## mac_unit
module mac_unit(input clk,en,clr,
                input [15:0]a,b,
                output [39:0]c);
wire [31:0]temp1;
mul_16x16 m1(clk,a,b,temp1);
accumulator a1(clk,en,clr,temp1,c);
endmodule
Size in the first run: roughly 2,300 cells after synthesis, ~170 flip-flops, ~17,000 sq um of cells after synthesis.
make LEC_CHECK=0 ABC_AREA=1 CAP_MARGIN=40 CORE_MARGIN=2 CORE_UTILIZATION=72 CTS_CLUSTER_DIAMETER=218 CTS_CLUSTER_SIZE=79 GPL_ROUTABILITY_DRIVEN=0 HOLD_SLACK_MARGIN=0.29 PLACE_DENSITY_LB_ADDON=0.08 SETUP_SLACK_MARGIN=-1.13 SLEW_MARGIN=40 finish   # period 11.7 ns
run.sh (not shown) runs the stock make flow with config.mk's settings and CLKGATE_MAP_FILE=.
The baseline completed, yet does not pass: setup timing.
Rerun with:
Settings changed: ABC_AREA 1 to default, CAP_MARGIN 40 to 20, CTS_CLUSTER_DIAMETER 218 to default, CTS_CLUSTER_SIZE 79 to default, GPL_ROUTABILITY_DRIVEN 0 to default, HOLD_SLACK_MARGIN 0.29 to default, PLACE_DENSITY_LB_ADDON 0.08 to default, SETUP_SLACK_MARGIN -1.13 to default, SLEW_MARGIN 40 to 20.
Clock period 11.7 ns to 9.89 ns, I/O delays scaled along.
=> The new run completed and failed the layout checks on setup timing; clock skew hardly moves; fmax went up by 1.2%; cell area is lower by 4.8%; setup slack degrades by 1.7 ns; wire length falls by 8.2%; sequential share of layout area rises by 0.87 points.
Rerun with:
Settings changed: ABC_AREA from default to 1, CORE_UTILIZATION 72 to 70, SETUP_SLACK_MARGIN from default to 2.37.
Clock period 9.89 ns to 13.6 ns, I/O delays scaled along.
=>
- Now the flow went through all stages and came out clean
- cell count went up by 31%
- core utilization went down by 7.2 points
- wire length went up by 8.3%
- count of clock-buffer cells in the layout does not change
- worst setup slack improved by 3.6 ns
- non-clock buffer count went down by 73
- die size went up by 13%
- cell area went up by 5.3%
- synthesized cell count went up by 44%
Rerun with:
Settings changed: CAP_MARGIN 20 to 0, CTS_CLUSTER_DIAMETER from default to 260, SETUP_SLACK_MARGIN 2.37 to 1.8.
Clock period 13.6 ns to 11.4 ns, I/O delays scaled along.
The new run produced a layout that fails on setup timing. Utilization rises by 2.2 points. Wire length rises by 2.0%. Via count rises by 1.7%. Synthesized area is unchanged. Register-to-register slack is worse by 2.2 ns. Design area rises by 2.6%. Worst hold slack is better by 0.0094 ns. Final cell count rises by 1.2%. Clock skew hardly moves.

========
== v43 ==
Starting RTL as in the previous note.
clock: 7.58 ns
lec_check: 0
abc_area: 0
cap_margin: 25
cell_pad_in_sites_detail_placement: 0
cell_pad_in_sites_global_placement: 1
core_margin: 9
core_utilization: 40
cts_cluster_diameter: 254
cts_cluster_size: 34
gpl_routability_driven: 0
gpl_timing_driven: 0
max_routing_layer: met4
place_density: 0.63
setup_slack_margin: -0.46
slew_margin: 20
tns_end_percent: 5
Although v43 finished all stages, its layout failed final checks on negative setup slack.
> inputs changed (v43 -> v33)
Settings: a deleted CELL_PAD_IN_SITES_DETAIL_PLACEMENT that had been 0; a deleted GPL_TIMING_DRIVEN that had been 0; a deleted CTS_CLUSTER_DIAMETER that had been 254; a deleted CELL_PAD_IN_SITES_GLOBAL_PLACEMENT that had been 1; a deleted SETUP_SLACK_MARGIN that had been -0.46; a deleted MAX_ROUTING_LAYER that had been met4; a deleted PLACE_DENSITY that had been 0.63; a deleted GPL_ROUTABILITY_DRIVEN that had been 0; a deleted ABC_AREA that had been 0; a change of CORE_MARGIN from 9 to 2; a deleted TNS_END_PERCENT that had been 5; a deleted CTS_CLUSTER_SIZE that had been 34; a change of CAP_MARGIN from 25 to 20; a change of the clock period (ns, I/O delays scaled along) from 7.58 to 13.5.
==> comparison <==
v33 went all the way through the flow, and no timing, DRC or antenna check failed. On v33: peak fanout along the critical path is 8 lower than what v43 gave. The origin of the worst setup path comes out m1.m3.mu3.m3.clk_a[0]$_DFF_P_ in one run and m1.m2.mu2.m1.clk_b[1]$_DFF_P_ in the other, namely in v43 and v33 respectively. v33: clock skew 6.8 ps above v43. Fmax ended up about 2.5% higher on v33 than on v43. The maximum number of pins on one net before global-route repair of v33 exceeds that of v43 by 26.
Here is what was changed in the inputs of v36 compared with v33.
Settings: swapping 40 for 13 in CORE_UTILIZATION; swapping 13.5 for 19.7 in the clock period (ns, I/O delays scaled along).
v36 completed end to end with timing, DRC and antenna clean. Total global routing track utilization in v36 vs v33: down 11 points. Comparing v36 and v33, the higher count of clock-buffer cells in the layout is on v36. Lower wire length per cell after detailed routing among v36 and v33: v36.
Setup changes, v36 to v2
Settings: changing CORE_UTILIZATION from 13 to 40; changing the clock period (ns, I/O delays scaled along) from 19.7 to 9.88.
==> comparison <==
When v2 is measured against v36, its die width turns out about 40% lower.
Between v2 and v36, the detailed-routed wire length on met3 is higher for v36.
v2 ended with less clock skew than v36.
Compared with v36, in v2 via count moved up; number of cells in the finished layout apart from fillers moved down; clock insertion delay at the later pin of the skew report moved down.
The flow completed for v2, but it is not clean: the layout still shows negative setup slack.
Per the comparison of v2 with v36, logic depth of the worst setup path including buffers saw an increase; sequential fraction of total cell area -0.25 points.

========
Starting RTL as in the previous note.
Settings: LEC_CHECK=0, ABC_AREA=1, CAP_MARGIN=0, CORE_ASPECT_RATIO=0.93, CORE_MARGIN=2, CORE_UTILIZATION=72, CTS_CLUSTER_DIAMETER=260, HOLD_SLACK_MARGIN=-0.09, PLACE_DENSITY=0.66, SETUP_SLACK_MARGIN=2.23, SLEW_MARGIN=20; clock period 11.4 ns.
The starting point reached the layout checks and failed them: negative setup slack.
Next try:
- CORE_ASPECT_RATIO: 0.93 -> unset
- HOLD_SLACK_MARGIN: -0.09 -> unset
- SETUP_SLACK_MARGIN: 2.23 -> -0.65
Result: The changed run completed and failed the layout checks on negative setup slack. Global-route usage is about the same. Worst setup slack is better by 0.081 ns. Cell area fell by 1.3%. Register-to-register slack is better by 0.08 ns. Final cell count rose by 0.79%. Via count stays flat.
Next try:
- CAP_MARGIN: 0 -> 20
- CORE_UTILIZATION: 72 -> 70
- CTS_CLUSTER_DIAMETER: 260 -> unset
- PLACE_DENSITY: 0.66 -> unset
- SETUP_SLACK_MARGIN: -0.65 -> 1.8
- clock period: 11.4 -> 13.9 ns (I/O delays scaled with it)
What happened:
- This time the run completed without violations
- routed wire length fell by 12%
- die area increases by 2.8%
- synthesized area stays the same
- worst setup slack improved by 2.5 ns
Next try:
- CTS_CLUSTER_DIAMETER: unset -> 106
- SETUP_SLACK_MARGIN: 1.8 -> -0.71
- clock period: 13.9 -> 11.7 ns (I/O delays scaled with it)
Effect:
- The new run completed, yet does not pass: negative setup slack
- final area grows by 0.89%
- fmax grows by 1.0%
- setup slack got worse by 2.1 ns
- global-route usage came out higher by 1.9 points

========
mac_unit again, from the RTL that the note above started with.
export LEC_CHECK = 0
export ABC_AREA = 1
export CAP_MARGIN = 20
export CELL_PAD_IN_SITES_DETAIL_PLACEMENT = 2
export CELL_PAD_IN_SITES_GLOBAL_PLACEMENT = 3
export CORE_ASPECT_RATIO = 0.65
export CORE_MARGIN = 2
export CORE_UTILIZATION = 17
export CTS_CLUSTER_SIZE = 78
export GPL_ROUTABILITY_DRIVEN = 0
export GPL_TIMING_DRIVEN = 1
export HOLD_SLACK_MARGIN = 0.23
export MAX_ROUTING_LAYER = met4
export MIN_ROUTING_LAYER = met1
export PLACE_DENSITY_LB_ADDON = 0.16
export SLEW_MARGIN = 35
export TNS_END_PERCENT = 40
create_clock -name core_clock -period 13.5 [get_ports {clk}]
The starting point reached the layout checks and failed them: negative setup slack.
Change:
Settings changed: ABC_AREA 1 to default, CAP_MARGIN 20 to 35, CELL_PAD_IN_SITES_DETAIL_PLACEMENT 2 to default, CELL_PAD_IN_SITES_GLOBAL_PLACEMENT 3 to default, CORE_ASPECT_RATIO 0.65 to 0.93, CORE_MARGIN 2 to 8, CORE_UTILIZATION 17 to 61, CTS_CLUSTER_DIAMETER from default to 310, CTS_CLUSTER_SIZE 78 to 98, GPL_TIMING_DRIVEN 1 to default, HOLD_SLACK_MARGIN 0.23 to 0.28, MAX_ROUTING_LAYER met4 to default, MIN_ROUTING_LAYER met1 to default, PLACE_DENSITY from default to 0.41, PLACE_DENSITY_LB_ADDON 0.16 to default, SETUP_SLACK_MARGIN from default to 0.01, SLEW_MARGIN 35 to 5, TNS_END_PERCENT 40 to 5.
What happened:
- Now the flow finished clean
- critical path depth fell by 6
- via count fell by 24%
- setup slack gets better by 0.18 ns
Change:
Settings changed: CAP_MARGIN 35 to 5, CORE_ASPECT_RATIO 0.93 to 1.05, CORE_MARGIN 8 to 2, CORE_UTILIZATION 61 to 44, CTS_CLUSTER_DIAMETER 310 to default, GPL_ROUTABILITY_DRIVEN 0 to 1, GPL_TIMING_DRIVEN from default to 0, HOLD_SLACK_MARGIN 0.28 to default, PLACE_DENSITY 0.41 to default, SETUP_SLACK_MARGIN 0.01 to default, SLEW_MARGIN 5 to 40, TNS_END_PERCENT 5 to default.
Global-route usage is lower by 3.3 points. First-iteration DRC count decreases by about 30%. Worst hold slack barely changes. Via count is lower by about 0.9%.
Change:
Settings changed: CTS_CLUSTER_SIZE 98 to 16, GPL_ROUTABILITY_DRIVEN 1 to 0, GPL_TIMING_DRIVEN 0 to default.
What happened: Setup slack improved by 0.20 ns; final cell count shrinks slightly; worst hold slack is about the same; sequential share of layout area increases by 0.17 points.
Change:
Settings changed: CELL_PAD_IN_SITES_GLOBAL_PLACEMENT from default to 3, CORE_MARGIN 2 to 6, CTS_CLUSTER_SIZE 16 to 98, GPL_TIMING_DRIVEN from default to 0, TNS_END_PERCENT from default to 85.
Clock period 13.5 ns to 9.8 ns, I/O delays scaled along.
Effect: The changed run completed and failed the layout checks on negative setup slack. Via count climbs by about 2%. Sequential cell count is unchanged. Synthesized area stays the same. Global-route usage drops by 0.20 points.

========
Starting RTL as in the previous note.
Settings: LEC_CHECK=0, ABC_AREA=1, CAP_MARGIN=20, CORE_MARGIN=2, CORE_UTILIZATION=72, CTS_CLUSTER_DIAMETER=218, CTS_CLUSTER_SIZE=79, GPL_ROUTABILITY_DRIVEN=0, PLACE_DENSITY_LB_ADDON=0.08, SETUP_SLACK_MARGIN=-1.13, SLEW_MARGIN=40; clock period 11.7 ns.
The first run finished but failed the layout checks on setup timing.
Then changed:
ABC_AREA = not set   (was 1)
CORE_UTILIZATION = 37   (was 72)
CTS_CLUSTER_DIAMETER = not set   (was 218)
CTS_CLUSTER_SIZE = not set   (was 79)
GPL_ROUTABILITY_DRIVEN = not set   (was 0)
PLACE_DENSITY_LB_ADDON = not set   (was 0.08)
SETUP_SLACK_MARGIN = not set   (was -1.13)
SLEW_MARGIN = 20   (was 40)
clock period = 13.5 ns   (was 11.7 ns; I/O delays follow)
=>
- Now the flow finished with timing, DRC and antenna clean
- cell area fell by 8.8%
- synthesized cell count fell by about 30%
- first-iteration DRC count fell by about 50%
- sequential share of layout area rose by 1.7 points
- setup slack improves by 2000 ps
- routed wire length fell by 25%
Then changed:
CELL_PAD_IN_SITES_DETAIL_PLACEMENT = 1   (was not set)
CELL_PAD_IN_SITES_GLOBAL_PLACEMENT = 1   (was not set)
CORE_UTILIZATION = 45   (was 37)
CTS_CLUSTER_SIZE = 41   (was not set)
GPL_ROUTABILITY_DRIVEN = 0   (was not set)
GPL_TIMING_DRIVEN = 1   (was not set)
HOLD_SLACK_MARGIN = 0.23   (was not set)
PLACE_DENSITY_LB_ADDON = 0.16   (was not set)
The changed run ran to the end with no violations.
Setup slack loses 130 ps.
Clock-buffer cell count does not change.
Fmax drops by about 1%.
Then changed:
ABC_AREA = 1   (was not set)
CELL_PAD_IN_SITES_DETAIL_PLACEMENT = 2   (was 1)
CELL_PAD_IN_SITES_GLOBAL_PLACEMENT = 3   (was 1)
CORE_MARGIN = 6   (was 2)
CORE_UTILIZATION = 17   (was 45)
SLEW_MARGIN = 35   (was 20)
What happened:
- This time the run ran to the end with violations: setup timing
- setup slack is worse by 250 ps
- clock-buffer cell count went up by 1
- global-route usage decreases by 10 points
- routed wire length came out higher by 69%
- synthesized area is higher by 10%
- final cell count rose by 72%
- first-iteration DRC count decreases by about 7%
- final area rose by about 16%
- via count climbs by 27%
Then changed:
ABC_AREA = not set   (was 1)
CELL_PAD_IN_SITES_GLOBAL_PLACEMENT = 1   (was 3)
CORE_UTILIZATION = 45   (was 17)
After rerunning: The new run reached the layout checks and failed them: setup timing. Worst hold slack gains 6.3 ps. Final area came out lower by 13%. Global-route usage rose by 21 points. Die area went down by about 64%. Synthesized cell count went down by about 30%.

========
Starting RTL as in the previous note.
clock: 13.6 ns
lec_check: 0
abc_area: 1
cap_margin: 5
cell_pad_in_sites_detail_placement: 1
cell_pad_in_sites_global_placement: 1
core_aspect_ratio: 1.19
core_margin: 7
core_utilization: 18
cts_cluster_diameter: 360
cts_cluster_size: 34
gpl_routability_driven: 1
gpl_timing_driven: 0
max_routing_layer: met4
min_routing_layer: met2
place_density: 0.63
setup_slack_margin: 2.14
slew_margin: 20
tns_end_percent: 90
The starting point produced a layout that fails on setup timing.
Change:
--- a/flow/config.mk
+++ b/flow/config.mk
@@ -10,7 +10,7 @@
 export CELL_PAD_IN_SITES_DETAIL_PLACEMENT = 1
 export CELL_PAD_IN_SITES_GLOBAL_PLACEMENT = 1
-export CORE_ASPECT_RATIO = 1.19
+export CORE_ASPECT_RATIO = 0.5
 export CORE_MARGIN = 7
-export CORE_UTILIZATION = 18
+export CORE_UTILIZATION = 70
 export CTS_CLUSTER_DIAMETER = 360
 export CTS_CLUSTER_SIZE = 34
@@ -20,5 +20,4 @@
 export MIN_ROUTING_LAYER = met2
 export PLACE_DENSITY = 0.63
-export SETUP_SLACK_MARGIN = 2.14
 export SLEW_MARGIN = 20
-export TNS_END_PERCENT = 90
+export TNS_END_PERCENT = 40
==> flow/constraint.sdc (replaced) <==
create_clock -name core_clock -period 10.6 [get_ports {clk}]
set_input_delay 2.1200 -clock core_clock [delete_from_list [all_inputs] [get_ports {clk}]]
set_output_delay 2.1200 -clock core_clock [all_outputs]
set_load 0.01 [all_outputs]
What happened:
- This time the run failed in global placement without I/O with GPL-0301
- die size decreases by well over a third
- area after synthesis does not change
- synthesized cell count does not change
Change:
--- a/flow/config.mk
+++ b/flow/config.mk
@@ -12,5 +12,5 @@
 export CORE_ASPECT_RATIO = 0.5
 export CORE_MARGIN = 7
-export CORE_UTILIZATION = 70
+export CORE_UTILIZATION = 27
 export CTS_CLUSTER_DIAMETER = 360
 export CTS_CLUSTER_SIZE = 34
@@ -21,3 +21,2 @@
 export PLACE_DENSITY = 0.63
 export SLEW_MARGIN = 20
-export TNS_END_PERCENT = 40
==> flow/constraint.sdc (replaced) <==
create_clock -name core_clock -period 15.7 [get_ports {clk}]
set_input_delay 3.1400 -clock core_clock [delete_from_list [all_inputs] [get_ports {clk}]]
set_output_delay 3.1400 -clock core_clock [all_outputs]
set_load 0.01 [all_outputs]
Effect:
- The changed run finished clean
- die area goes up by 140%
- synthesized cell count is unchanged
- synthesized area stays the same
Change:
--- a/flow/config.mk
+++ b/flow/config.mk
@@ -10,7 +10,7 @@
 export CELL_PAD_IN_SITES_DETAIL_PLACEMENT = 1
 export CELL_PAD_IN_SITES_GLOBAL_PLACEMENT = 1
-export CORE_ASPECT_RATIO = 0.5
+export CORE_ASPECT_RATIO = 1.19
 export CORE_MARGIN = 7
-export CORE_UTILIZATION = 27
+export CORE_UTILIZATION = 70
 export CTS_CLUSTER_DIAMETER = 360
 export CTS_CLUSTER_SIZE = 34
@@ -20,3 +20,5 @@
 export MIN_ROUTING_LAYER = met2
 export PLACE_DENSITY = 0.63
+export SETUP_SLACK_MARGIN = 2.14
 export SLEW_MARGIN = 20
+export TNS_END_PERCENT = 40
==> flow/constraint.sdc (replaced) <==
create_clock -name core_clock -period 13.6 [get_ports {clk}]
set_input_delay 2.7200 -clock core_clock [delete_from_list [all_inputs] [get_ports {clk}]]
set_output_delay 2.7200 -clock core_clock [all_outputs]
set_load 0.01 [all_outputs]
The changed run ended with an error in global placement without I/O with GPL-0301.
Area after synthesis is unchanged.
Synthesized cell count does not change.
Die size shrinks by well over a third.
Change:
==> flow/config.mk (replaced) <==
export PLATFORM = sky130hd
export DESIGN_NAME = mac_unit
export DESIGN_NICKNAME = mac_unit
export VERILOG_FILES = /design/flow/design.v
export SDC_FILE = /design/flow/constraint.sdc
export NUM_CORES = 4
export LEC_CHECK = 0
export ABC_AREA = 1
export CAP_MARGIN = 5
export CELL_PAD_IN_SITES_DETAIL_PLACEMENT = 1
export CELL_PAD_IN_SITES_GLOBAL_PLACEMENT = 1
export CORE_ASPECT_RATIO = 0.5
export CORE_MARGIN = 2
export CORE_UTILIZATION = 27
export CTS_CLUSTER_DIAMETER = 360
export CTS_CLUSTER_SIZE = 34
export GPL_ROUTABILITY_DRIVEN = 1
export HOLD_SLACK_MARGIN = 0.19
export MAX_ROUTING_LAYER = met4
export PLACE_DENSITY = 0.63
export SLEW_MARGIN = 5
==> flow/constraint.sdc (replaced) <==
create_clock -name core_clock -period 7.58 [get_ports {clk}]
set_input_delay 1.5160 -clock core_clock [delete_from_list [all_inputs] [get_ports {clk}]]
set_output_delay 1.5160 -clock core_clock [all_outputs]
set_load 0.01 [all_outputs]
The changed run produced a layout that fails on setup timing.
Synthesized cell count does not change.
Area after synthesis is unchanged.
Die area went up by well over a third.
Change:
==> flow/config.mk (replaced) <==
export PLATFORM = sky130hd
export DESIGN_NAME = mac_unit
export DESIGN_NICKNAME = mac_unit
export VERILOG_FILES = /design/flow/design.v
export SDC_FILE = /design/flow/constraint.sdc
export NUM_CORES = 4
export LEC_CHECK = 0
export ABC_AREA = 0
export CAP_MARGIN = 25
export CELL_PAD_IN_SITES_DETAIL_PLACEMENT = 0
export CELL_PAD_IN_SITES_GLOBAL_PLACEMENT = 1
export CORE_MARGIN = 8
export CORE_UTILIZATION = 40
export CTS_CLUSTER_DIAMETER = 254
export CTS_CLUSTER_SIZE = 34
export GPL_ROUTABILITY_DRIVEN = 0
export GPL_TIMING_DRIVEN = 0
export MAX_ROUTING_LAYER = met4
export PLACE_DENSITY = 0.63
export SETUP_SLACK_MARGIN = -0.46
export SLEW_MARGIN = 20
export TNS_END_PERCENT = 5
The new run completed and failed the layout checks on setup timing; design area falls by 16%; global-route usage falls by 0.12 points; fmax falls by 1.2%; register-to-register slack got worse by 160 ps; utilization rises by 13 points; via count falls by 25%; setup slack got worse by 160 ps.
